## HandwashSensor
module HandwashSensor(
    input clk,
    input reset,
    input acceptLeftHandDistance,
    input [15:0] leftHandDistance,
    input acceptLeftHandGain,
    input [7:0] leftHandGain,
    input acceptRightHandDistance,
    input [15:0] rightHandDistance,
    input acceptRightHandGain,
    input [7:0] rightHandGain,
    output waterOn
);
reg [15:0] leftHandDistanceHeld;
 always@(posedge clk)  begin
     if(reset)
         leftHandDistanceHeld <= 0;
     else if(acceptLeftHandDistance)
         leftHandDistanceHeld <= leftHandDistance;
     else
         leftHandDistanceHeld <= leftHandDistanceHeld;
 end
reg [7:0] leftHandGainHeld;
 always@(posedge clk)  begin
     if(reset)
         leftHandGainHeld <= 0;
     else if(acceptLeftHandGain)
         leftHandGainHeld <= leftHandGain;
     else
         leftHandGainHeld <= leftHandGainHeld;
 end
reg [15:0] rightHandDistanceHeld;
 always@(posedge clk)  begin
     if(reset)
         rightHandDistanceHeld <= 0;
     else if(acceptRightHandDistance)
         rightHandDistanceHeld <= rightHandDistance;
     else
         rightHandDistanceHeld <= rightHandDistanceHeld;
 end
reg [7:0] rightHandGainHeld;
 always@(posedge clk)  begin
     if(reset)
         rightHandGainHeld <= 0;
     else if(acceptRightHandGain)
         rightHandGainHeld <= rightHandGain;
     else
         rightHandGainHeld <= rightHandGainHeld;
 end
wire [15:0] leftHand;
 wire [23:0] leftHandDistanceHeld_Mult_leftHandGainHeld;
 DSP48_AxB dsp_leftHandDistanceHeld_Mult_leftHandGainHeld(
     .CLK(clk),
     .A({ {9{1'b0}}, leftHandDistanceHeld}),
     .B({ {10{1'b0}}, leftHandGainHeld}),
     .P(leftHandDistanceHeld_Mult_leftHandGainHeld)
 );
 reg [16:0] leftHandDistanceHeld_Mult_leftHandGainHeld_ShiftR_7;
 always@(posedge clk) begin
     if(reset)
         leftHandDistanceHeld_Mult_leftHandGainHeld_ShiftR_7 <= 0;
     else
  ...
For scale: about 80 flip-flops, about 0.011 mm² of cells after synthesis.
clock: 5.41 ns
lec_check: 0
abc_area: 1
cap_margin: 0
core_aspect_ratio: 0.91
core_margin: 2
core_utilization: 72
cts_cluster_diameter: 54
cts_cluster_size: 93
max_routing_layer: met4
place_density: 0.42
setup_slack_margin: 0.45
slew_margin: 20
tns_end_percent: 75
run.sh (not shown) runs the stock make flow with config.mk's settings and CLKGATE_MAP_FILE=.
Change:
- ABC_AREA: 1 -> unset
- CAP_MARGIN: 0 -> 20
- CORE_ASPECT_RATIO: 0.91 -> unset
- CORE_UTILIZATION: 72 -> 48
- CTS_CLUSTER_DIAMETER: 54 -> unset
- CTS_CLUSTER_SIZE: 93 -> unset
- MAX_ROUTING_LAYER: met4 -> unset
- PLACE_DENSITY: 0.42 -> unset
- SETUP_SLACK_MARGIN: 0.45 -> unset
- TNS_END_PERCENT: 75 -> unset
- clock period: 5.41 -> 5.18 ns (I/O delays scaled with it)
The changed run completed without violations.
Final area falls by a few percent.
Via count decreases by about a fifth.
Area after synthesis shrinks by a little under a tenth.
Core utilization drops by 24 points.
Non-clock buffer count increases by 17.
Power went down by roughly a tenth.
Setup slack degrades by 0.44 ns.
Sequential share of layout area is higher by 0.49 points.
Fmax came out lower by a few percent.
Change:
- ABC_AREA: unset -> 1
- CORE_UTILIZATION: 48 -> 72
- CTS_CLUSTER_DIAMETER: unset -> 400
- CTS_CLUSTER_SIZE: unset -> 96
- clock period: 5.18 -> 4.24 ns (I/O delays scaled with it)
After rerunning: The new run completed and failed the layout checks on setup timing; maximum frequency rises by about a fifth; cell area increases by about a fifth; combinational power climbs to 3.0 times its value; clock power is lower by a few percent; clock skew grows by 0.0035 ns.


Setup of build 19:
Starting RTL as in the previous note.
==> flow/config.mk <==
export PLATFORM = sky130hd
export DESIGN_NAME = HandwashSensor
export DESIGN_NICKNAME = HandwashSensor
export VERILOG_FILES = /design/flow/design.v
export SDC_FILE = /design/flow/constraint.sdc
export NUM_CORES = 4
export LEC_CHECK = 0
export CAP_MARGIN = 30
export CELL_PAD_IN_SITES_DETAIL_PLACEMENT = 2
export CORE_ASPECT_RATIO = 1.68
export CORE_MARGIN = 2
export CORE_UTILIZATION = 39
export CTS_CLUSTER_DIAMETER = 177
export CTS_CLUSTER_SIZE = 88
export GPL_ROUTABILITY_DRIVEN = 1
export GPL_TIMING_DRIVEN = 1
export MAX_ROUTING_LAYER = met5
export MIN_ROUTING_LAYER = met2
export SLEW_MARGIN = 20
export TNS_END_PERCENT = 20
==> flow/constraint.sdc <==
create_clock -name core_clock -period 3.64 [get_ports {clk}]
set_input_delay 0.7280 -clock core_clock [delete_from_list [all_inputs] [get_ports {clk}]]
set_output_delay 0.7280 -clock core_clock [all_outputs]
set_load 0.01 [all_outputs]
Build 19 finished every stage; the final checks, however, were not passed, the failures being negative setup slack.
#### Input delta (build 18 over build 19)
- CORE_ASPECT_RATIO: 1.68 -> unset
- MIN_ROUTING_LAYER: met2 -> unset
- CAP_MARGIN: 30 -> 20
- CTS_CLUSTER_SIZE: 88 -> unset
- GPL_ROUTABILITY_DRIVEN: 1 -> unset
- CELL_PAD_IN_SITES_DETAIL_PLACEMENT: 2 -> unset
- MAX_ROUTING_LAYER: met5 -> unset
- TNS_END_PERCENT: 20 -> unset
- GPL_TIMING_DRIVEN: 1 -> unset
- CTS_CLUSTER_DIAMETER: 177 -> 40
- CORE_UTILIZATION: 39 -> 66
- the clock period (ns, I/O delays scaled along): 3.64 -> 4.44
Notes after the runs:
Between build 18 and build 19, it is build 18 whose area overhead of the layout relative to synthesis is lower, by 7.4 points. Against build 19, net switching power in build 18 fell by more than a quarter. Summary of the comparison: share of the clock period used by the worst path after layout is lower in build 18, relative to build 19. Taking build 19 as the reference point, the setup TNS after final layout of build 18 rises by 36.22 ns. Layout checks on build 18: not met. Flow itself completed; violations: negative setup slack. Maximum single-stage delay on the critical path: higher on build 19. Build 18 — minimum hold slack 0.041 ns lower, build 19 as reference. Diff build 19 -> build 18 | relative contribution of the clock network to total power | increase of 5.9 points.
The following lists how build 6 was set up differently from build 18:
- putting CTS_CLUSTER_SIZE at 72 where nothing was set
- swapping 66 for 70 in CORE_UTILIZATION
- putting ABC_AREA at 1 where nothing was set
## What came out
- Build 6 did not stop at any stage, and its layout met the timing, design-rule and antenna checks.
- Build 18 has a higher time the final worst path needs with I/O delays and setup than build 6.
- The final reports for build 6 and build 18 show wire length per cell after detailed routing lower in the former.
- Going from build 18 to build 6, number of post-CTS setup repair buffers shrinks by 11.
- Build 6 — global-route wire length before repair 13% higher, build 18 as reference
- Of build 6 and build 18, the lower switching power as a share of total power belongs to build 18.
- Build 6 against build 18: wire length on met1 barely changed, met3 layer usage reported by global route climbed 0.79 points, fraction of area in non-clock buffers dropped 5.7 points, sequential share of layout area climbed 0.63 points.
- Highest clock frequency the design can meet delta (build 6 − build 18): favourable
Power is estimated from default activity; no workload was simulated.
